## arctan
module arctan #
	(
		parameter integer C_S00_AXIS_TDATA_WIDTH	= 32,
		parameter integer C_M00_AXIS_TDATA_WIDTH	= 32,
    parameter integer ITERATIONS = 16
	)
	(
		input wire  s00_axis_aclk, s00_axis_aresetn,
		input wire  s00_axis_tlast, s00_axis_tvalid,
		input wire [C_S00_AXIS_TDATA_WIDTH-1 : 0] s00_axis_tdata,
		input wire [(C_S00_AXIS_TDATA_WIDTH/8)-1: 0] s00_axis_tstrb,
		output logic  s00_axis_tready,
		input wire  m00_axis_aclk, m00_axis_aresetn,
		input wire  m00_axis_tready,
		output logic  m00_axis_tvalid, m00_axis_tlast,
		output logic [C_M00_AXIS_TDATA_WIDTH-1 : 0] m00_axis_tdata,
		output logic [(C_M00_AXIS_TDATA_WIDTH/8)-1: 0] m00_axis_tstrb
	);
clock: 3.82 ns
lec_check: 0
cap_margin: 20
core_margin: 2
core_utilization: 72
place_density: 0.64
setup_slack_margin: 0.7
slew_margin: 20
run.sh (not shown) runs the stock make flow with config.mk's settings and CLKGATE_MAP_FILE=.
The first run never finished: it broke off in global routing.
Rerun with:
- CORE_UTILIZATION: 72 -> 37
- PLACE_DENSITY: 0.64 -> not set
- SETUP_SLACK_MARGIN: 0.7 -> not set
- clock period: 3.82 -> 4.47 ns (I/O delays scaled with it)
With this change the flow ran to the end with no violations.
Area after synthesis stays the same.
Die size came out higher by 93%.
Synthesized cell count stays the same.
Rerun with:
- ABC_AREA: not set -> 1
- CORE_UTILIZATION: 37 -> 70
- SETUP_SLACK_MARGIN: not set -> 0.27
- clock period: 4.47 -> 2.71 ns (I/O delays scaled with it)
What happened: Now the flow stopped in global routing with GRT-0232. Area after synthesis goes up by 20%. Die size goes down by 37%. Synthesized cell count goes up by 51%.
Rerun with:
- CORE_UTILIZATION: 70 -> 69
- SETUP_SLACK_MARGIN: 0.27 -> not set
- TNS_END_PERCENT: not set -> 5
- clock period: 2.71 -> 2.74 ns (I/O delays scaled with it)
- The new run finished with setup timing left
- area after synthesis stays the same
- synthesized cell count does not change
- die area increases slightly


The RTL this note starts from:
==> flow/design.v <==
module arctan #
	(
		parameter integer C_S00_AXIS_TDATA_WIDTH	= 32,
		parameter integer C_M00_AXIS_TDATA_WIDTH	= 32,
    parameter integer ITERATIONS = 16
	)
	(
		input wire  s00_axis_aclk, s00_axis_aresetn,
		input wire  s00_axis_tlast, s00_axis_tvalid,
		input wire [C_S00_AXIS_TDATA_WIDTH-1 : 0] s00_axis_tdata,
		input wire [(C_S00_AXIS_TDATA_WIDTH/8)-1: 0] s00_axis_tstrb,
		output logic  s00_axis_tready,
		input wire  m00_axis_aclk, m00_axis_aresetn,
		input wire  m00_axis_tready,
		output logic  m00_axis_tvalid, m00_axis_tlast,
		output logic [C_M00_AXIS_TDATA_WIDTH-1 : 0] m00_axis_tdata,
		output logic [(C_M00_AXIS_TDATA_WIDTH/8)-1: 0] m00_axis_tstrb
	);
  parameter int PI_15 = 102943;
  logic m00_axis_tvalid_reg, m00_axis_tlast_reg;
  logic [C_M00_AXIS_TDATA_WIDTH-1 : 0] m00_axis_tdata_reg;
  logic [(C_M00_AXIS_TDATA_WIDTH/8)-1: 0] m00_axis_tstrb_reg;
  logic signed [(C_S00_AXIS_TDATA_WIDTH/2)-1:0] x_pipe [ITERATIONS-1:0];
  logic signed [(C_S00_AXIS_TDATA_WIDTH/2)-1:0] y_pipe [ITERATIONS-1:0];
  logic signed [(C_S00_AXIS_TDATA_WIDTH)-1:0] phase [ITERATIONS-1:0];
  logic [ITERATIONS-1:0] valid_pipe, tlast_pipe;
  logic [(C_S00_AXIS_TDATA_WIDTH/8)-1:0] strobe_pipe [ITERATIONS-1:0];
  assign s00_axis_tready = m00_axis_tready || ~valid_pipe[ITERATIONS-1];
  assign m00_axis_tvalid = valid_pipe[ITERATIONS-1];
  assign m00_axis_tlast = tlast_pipe[ITERATIONS-1];
  assign m00_axis_tstrb = strobe_pipe[ITERATIONS-1];
  logic signed [(C_S00_AXIS_TDATA_WIDTH/2)-1:0] atan_lut [ITERATIONS-1:0];
  always_comb begin
        atan_lut[0] = 16'h6487;   
        atan_lut[1] = 16'h3B58;   
        atan_lut[2] = 16'h1F5B;   
        atan_lut[3] = 16'h0FEA;   
        atan_lut[4] = 16'h07FD;   
        atan_lut[5] = 16'h03FF;   
        atan_lut[6] = 16'h01FF;   
        atan_lut[7] = 16'h00FF;   
        atan_lut[8] = 16'h007F;   
        atan_lut[9] = 16'h003F;   
        atan_lut[10] = 16'h001F;   
        atan_lut[11] = 16'h000F;   
        atan_lut[12] = 16'h0007;   
        atan_lut[13] = 16'h0003;   
        atan_lut[14] = 16'h0001;   
        atan_lut[15] = 16'h0000;   
  end
  wire signed [(C_S00_AXIS_TDATA_WIDTH/2)-1:0] x_in = s00_axis_tdata[(C_S00_AXIS_TDATA_WIDTH/2)-1: 0];
  wire signed [(C_S00_AXIS_TDATA_WIDTH/2)-1:0] y_in = s00_axis_tdata[C_S00_AXIS_TDATA_WIDTH-1:(C_S00_AXIS_TDATA_WIDTH/2)];
  assign m00_axis_tdata = phase[ITERATIONS-1];
  always_ff @(posedge s00_axis_aclk)begin
    if (s00_axis_aresetn==0)begin
      for (int i = 0; i < ITERATIONS; i++) begin
                x_pipe[i] <= '0;
                y_pipe[i] <= '0;
                phase[i] <= '0;
                valid_pipe[i] <= 1'b0;
                strobe_pipe[i] <= '0;
                tlast_pipe[i] <= 1'b0;
      end
    end else begin
      if (s00_axis_tready)begin
        if (s00_axis_tvalid) begin
            if ((x_in < 0 ) && (y_in< 0)) begin
              x_pipe[0] <= -x_in;
              y_pipe[0] <= -y_in;
              phase[0] <= -PI_15;
            end else if ((x_in < 0 ) && (y_in >= 0)) begin
              x_pipe[0] <= -x_in;
              y_pipe[0] <= -y_in;
              phase[0] <= PI_15;
            end else begin
              x_pipe[0] <= x_in;
              y_pipe[0] <= y_in;
              phase[0] <= '0;
            end
            valid_pipe[0] <= 1'b1;
            tlast_pipe[0] <= s00_axis_tlast;
            strobe_pipe[0] <= s00_axis_tstrb;
        end else begin
            valid_pipe[0] <= 1'b0;
            tlast_pipe[0] <= 1'b0;
            strobe_pipe[0] <= '0;
        end
        for (int i = 1; i < ITERATIONS; i++) begin
            if (valid_pipe[i-1]) begin
              if (y_pipe[i-1] >= 0) begin
                x_pipe[i] <= x_pipe[i-1] + (y_pipe[i-1] >>> i-1);
                y_pipe[i] <= y_pipe[i-1] - (x_pipe[i-1] >>> i-1);
                phase[i] <= phase[i-1] + atan_lut[i-1];
              end else begin
                x_pipe[i] <= x_pipe[i-1] - (y_pipe[i-1] >>> i-1);
                y_pipe[i] <= y_pipe[i-1] + (x_pipe[i-1] >>> i-1);
                phase[i] <= phase[i-1] - atan_lut[i-1];
              end
              valid_pipe[i] <= valid_pipe[i-1];
              strobe_pipe[i] <= strobe_pipe[i-1];
              tlast_pipe[i] <= tlast_pipe[i-1];
            end else begin
              valid_pipe[i] <= 0;
              strobe_pipe[i] <= 0;
              tlast_pipe[i] <= 0;
            end
        end
      end
    end
  end
endmodule
==> flow/config.mk <==
export PLATFORM = sky130hd
export DESIGN_NAME = arctan
export DESIGN_NICKNAME = arctan
export VERILOG_FILES = /design/flow/design.v
export SDC_FILE = /design/flow/constraint.sdc
export NUM_CORES = 4
export LEC_CHECK = 0
export CAP_MARGIN = 20
export CORE_MARGIN = 2
export CORE_UTILIZATION = 72
export CTS_CLUSTER_SIZE = 14
export PLACE_DENSITY = 0.95
export SETUP_SLACK_MARGIN = 0.7
export SLEW_MARGIN = 20
==> flow/constraint.sdc <==
create_clock -name core_clock -period 4.12 [get_ports {s00_axis_aclk}]
set_input_delay 0.8240 -clock core_clock [delete_from_list [all_inputs] [get_ports {s00_axis_aclk}]]
set_output_delay 0.8240 -clock core_clock [all_outputs]
set_load 0.01 [all_outputs]
The starting point completed without violations.
Change:
CORE_UTILIZATION = 40   (was 72)
CTS_CLUSTER_SIZE = unset   (was 14)
PLACE_DENSITY = unset   (was 0.95)
SETUP_SLACK_MARGIN = unset   (was 0.7)
clock period = 4.47 ns   (was 4.12 ns; I/O delays follow)
=> The changed run finished with timing, DRC and antenna clean; global-route usage drops by 16 points; first-iteration DRC count came out lower by 41%; hold slack hardly moves.
Change:
CORE_UTILIZATION = 70   (was 40)
SETUP_SLACK_MARGIN = -0.29   (was unset)
clock period = 2.83 ns   (was 4.47 ns; I/O delays follow)
Outcome: Now the flow stopped in global routing (GRT-0232). Synthesized cell count stays the same. Die size goes down by 43%. Area after synthesis is unchanged.
Change:
CORE_UTILIZATION = 27   (was 70)
SETUP_SLACK_MARGIN = unset   (was -0.29)
clock period = 5.15 ns   (was 2.83 ns; I/O delays follow)
After rerunning: Now the flow passed the timing, design-rule and antenna checks. Die area rises to 2.6 times its value. Synthesized cell count does not change. Synthesized area stays the same.
Change:
CORE_UTILIZATION = 72   (was 27)
SETUP_SLACK_MARGIN = -0.21   (was unset)
clock period = 3.08 ns   (was 5.15 ns; I/O delays follow)
Now the flow completed and failed the layout checks on negative setup slack.
Combinational power rises by well over a third.
Clock power rises by well over a third.
Synthesized area is unchanged.
Via count rises by about a fifth.
Cell area rises by a little under a tenth.
Die size falls by well over a third.
Hold slack is worse by 0.10 ns.
Change:
CORE_UTILIZATION = 40   (was 72)
SETUP_SLACK_MARGIN = unset   (was -0.21)
clock period = 5.0 ns   (was 3.08 ns; I/O delays follow)
After rerunning:
- Now the flow finished clean
- total power fell by 39%
- die size rose by 79%
- global-route usage fell by 19 points
- wire length fell by 13%
- setup slack improved by 1.1 ns
- cell count rose by 2.0%
- count of clock-buffer cells in the layout rose by 8
- clock skew rose by 0.023 ns


Starts from the design.v that is shown in full above.
export LEC_CHECK = 0
export ABC_AREA = 0
export CAP_MARGIN = 20
export CELL_PAD_IN_SITES_GLOBAL_PLACEMENT = 2
export CORE_MARGIN = 2
export CORE_UTILIZATION = 72
export CTS_CLUSTER_DIAMETER = 32
export CTS_CLUSTER_SIZE = 45
export MAX_ROUTING_LAYER = met4
export MIN_ROUTING_LAYER = met1
export PLACE_DENSITY = 0.67
export SETUP_SLACK_MARGIN = 0.08
export SLEW_MARGIN = 20
create_clock -name core_clock -period 2.38 [get_ports {s00_axis_aclk}]
The starting point stopped in global placement without I/O, error GPL-0301.
Edit:
Settings changed: CELL_PAD_IN_SITES_GLOBAL_PLACEMENT 2 to 0, CTS_CLUSTER_DIAMETER 32 to 357, SETUP_SLACK_MARGIN 0.08 to 0.6.
After rerunning: With this change the flow failed in clock tree synthesis with DPL-0033; area after synthesis stays the same; synthesized cell count does not change; die size is unchanged.
Edit:
Settings changed: CORE_UTILIZATION 72 to 70, CTS_CLUSTER_DIAMETER 357 to 356, CTS_CLUSTER_SIZE 45 to 30, PLACE_DENSITY 0.67 to default, SETUP_SLACK_MARGIN 0.6 to 0.81.
Clock period 2.38 ns to 3.06 ns, I/O delays scaled along.
Result: This time the run stopped in global routing; die area climbs by 2.8%; synthesized cell count is unchanged; synthesized area does not change.
Edit:
Settings changed: ABC_AREA 0 to default, CELL_PAD_IN_SITES_GLOBAL_PLACEMENT 0 to default, CORE_UTILIZATION 70 to 66, CTS_CLUSTER_DIAMETER 356 to default, CTS_CLUSTER_SIZE 30 to default, MAX_ROUTING_LAYER met4 to default, MIN_ROUTING_LAYER met1 to default, SETUP_SLACK_MARGIN 0.81 to 0.7.
Clock period 3.06 ns to 4.12 ns, I/O delays scaled along.
Now the flow went through all stages and came out clean.
Die size increases by about 6%.
Area after synthesis does not change.
Synthesized cell count stays the same.
Edit:
Settings changed: ABC_AREA from default to 0, CORE_UTILIZATION 66 to 72, CTS_CLUSTER_DIAMETER from default to 336, CTS_CLUSTER_SIZE from default to 98, SETUP_SLACK_MARGIN 0.7 to default.
Clock period 4.12 ns to 2.49 ns, I/O delays scaled along.
Effect:
- With this change the flow ended with an error in clock tree synthesis with DPL-0033
- area after synthesis does not change
- synthesized cell count stays the same
- die size fell by 8.2%


Setup of the baseline:
Starts from the design.v that is shown in full above.
clock: 2.62 ns
lec_check: 0
abc_area: 1
cap_margin: 0
core_margin: 2
core_utilization: 72
cts_cluster_diameter: 381
cts_cluster_size: 72
place_density: 0.64
setup_slack_margin: 0.27
slew_margin: 20
The baseline never completed; the flow aborted with a tool error in global routing (5_1_grt).
--- input diff the baseline..the candidate ---
# the baseline
export LEC_CHECK = 0
export ABC_AREA = 1
export CAP_MARGIN = 0
export CORE_MARGIN = 2
export CORE_UTILIZATION = 72
export CTS_CLUSTER_DIAMETER = 381
export CTS_CLUSTER_SIZE = 72
export PLACE_DENSITY = 0.64
export SETUP_SLACK_MARGIN = 0.27
export SLEW_MARGIN = 20
create_clock -name core_clock -period 2.62 [get_ports {s00_axis_aclk}]
# the candidate
export LEC_CHECK = 0
export ABC_AREA = 1
export CAP_MARGIN = 20
export CORE_MARGIN = 2
export CORE_UTILIZATION = 72
export PLACE_DENSITY_LB_ADDON = 0.04
export SETUP_SLACK_MARGIN = 0.91
export SLEW_MARGIN = 20
create_clock -name core_clock -period 3.08 [get_ports {s00_axis_aclk}]
==> results <==
- Delta (the candidate minus the baseline): placed wire-length estimate up about 1.5%; placed standard-cell area down 0.0014 mm2.
- The candidate: post-CTS setup buffer count 280% above the baseline
- Against the baseline as the reference, the candidate delivers a higher quantity of gates resized following cts.
- The candidate | ERROR | global routing (5_1_grt)
- Looking at number of buffers created by CTS, the candidate sits 93 above the baseline.
- Setup slack at placement ends up lower on the baseline.


== rev 12 ==
// arctan: RTL as listed in full above, without the edits since
clock: 2.38 ns
lec_check: 0
abc_area: 0
cap_margin: 20
cell_pad_in_sites_global_placement: 2
core_margin: 2
core_utilization: 57
cts_cluster_diameter: 32
cts_cluster_size: 30
max_routing_layer: met4
min_routing_layer: met1
place_density: 0.56
setup_slack_margin: 0.08
slew_margin: 20
Seen in the log of rev 12: GPL-0301 during 3_1_place_gp_skip_io, after which the run never completed.
Edits applied to the flow inputs when going from rev 12 to rev 13:
Settings: swapping 57 for 72 in CORE_UTILIZATION; swapping 0.56 for 0.65 in PLACE_DENSITY; swapping 2 for 0 in CELL_PAD_IN_SITES_GLOBAL_PLACEMENT; swapping 0.08 for 0.68 in SETUP_SLACK_MARGIN; swapping 2.38 for 2.96 in the clock period (ns, I/O delays scaled along).
Findings:
- Tool error DPL-0033 stopped rev 13 during 4_1_cts; no final results.
- Looking only at vertical die dimension, and setting everything else aside, the lower value of rev 12 and rev 13 goes to rev 13.
- Of rev 12 and rev 13, the run reporting the lower core utilization before placement was rev 12.
- Full die area (rev 13 over rev 12): decrease, about 20%


// arctan: RTL as listed in full above, without the edits since
Settings: LEC_CHECK=0, ABC_AREA=0, CAP_MARGIN=15, CELL_PAD_IN_SITES_GLOBAL_PLACEMENT=0, CORE_MARGIN=2, CORE_UTILIZATION=72, CTS_CLUSTER_DIAMETER=357, CTS_CLUSTER_SIZE=14, MAX_ROUTING_LAYER=met4, MIN_ROUTING_LAYER=met1, PLACE_DENSITY_LB_ADDON=0.0, SETUP_SLACK_MARGIN=0.7, SLEW_MARGIN=20, TNS_END_PERCENT=70; clock period 2.38 ns.
The first run did not get past 4_1_cts with DPL-0038.
==> next run, changes <==
ABC_AREA = 1   (was 0)
CAP_MARGIN = 20   (was 15)
CELL_PAD_IN_SITES_GLOBAL_PLACEMENT = unset   (was 0)
CTS_CLUSTER_DIAMETER = unset   (was 357)
CTS_CLUSTER_SIZE = unset   (was 14)
MAX_ROUTING_LAYER = unset   (was met4)
MIN_ROUTING_LAYER = unset   (was met1)
PLACE_DENSITY_LB_ADDON = unset   (was 0.0)
SETUP_SLACK_MARGIN = 0.91   (was 0.7)
TNS_END_PERCENT = unset   (was 70)
clock period = 3.08 ns   (was 2.38 ns; I/O delays follow)
With this change the flow never finished: it broke off in 5_1_grt.
Die area went up by about a fifth.
Area after synthesis goes up by about a fifth.
Synthesized cell count increases by well over a third.
==> next run, changes <==
ABC_AREA = unset   (was 1)
PLACE_DENSITY = 0.64   (was unset)
SETUP_SLACK_MARGIN = 0.73   (was 0.91)
clock period = 3.67 ns   (was 3.08 ns; I/O delays follow)
What happened: Now the flow finished with setup timing left; die size decreases by about 16%; synthesized area decreases by about 16%; synthesized cell count decreases by 34%.
Power is estimated from default activity; no workload was simulated.
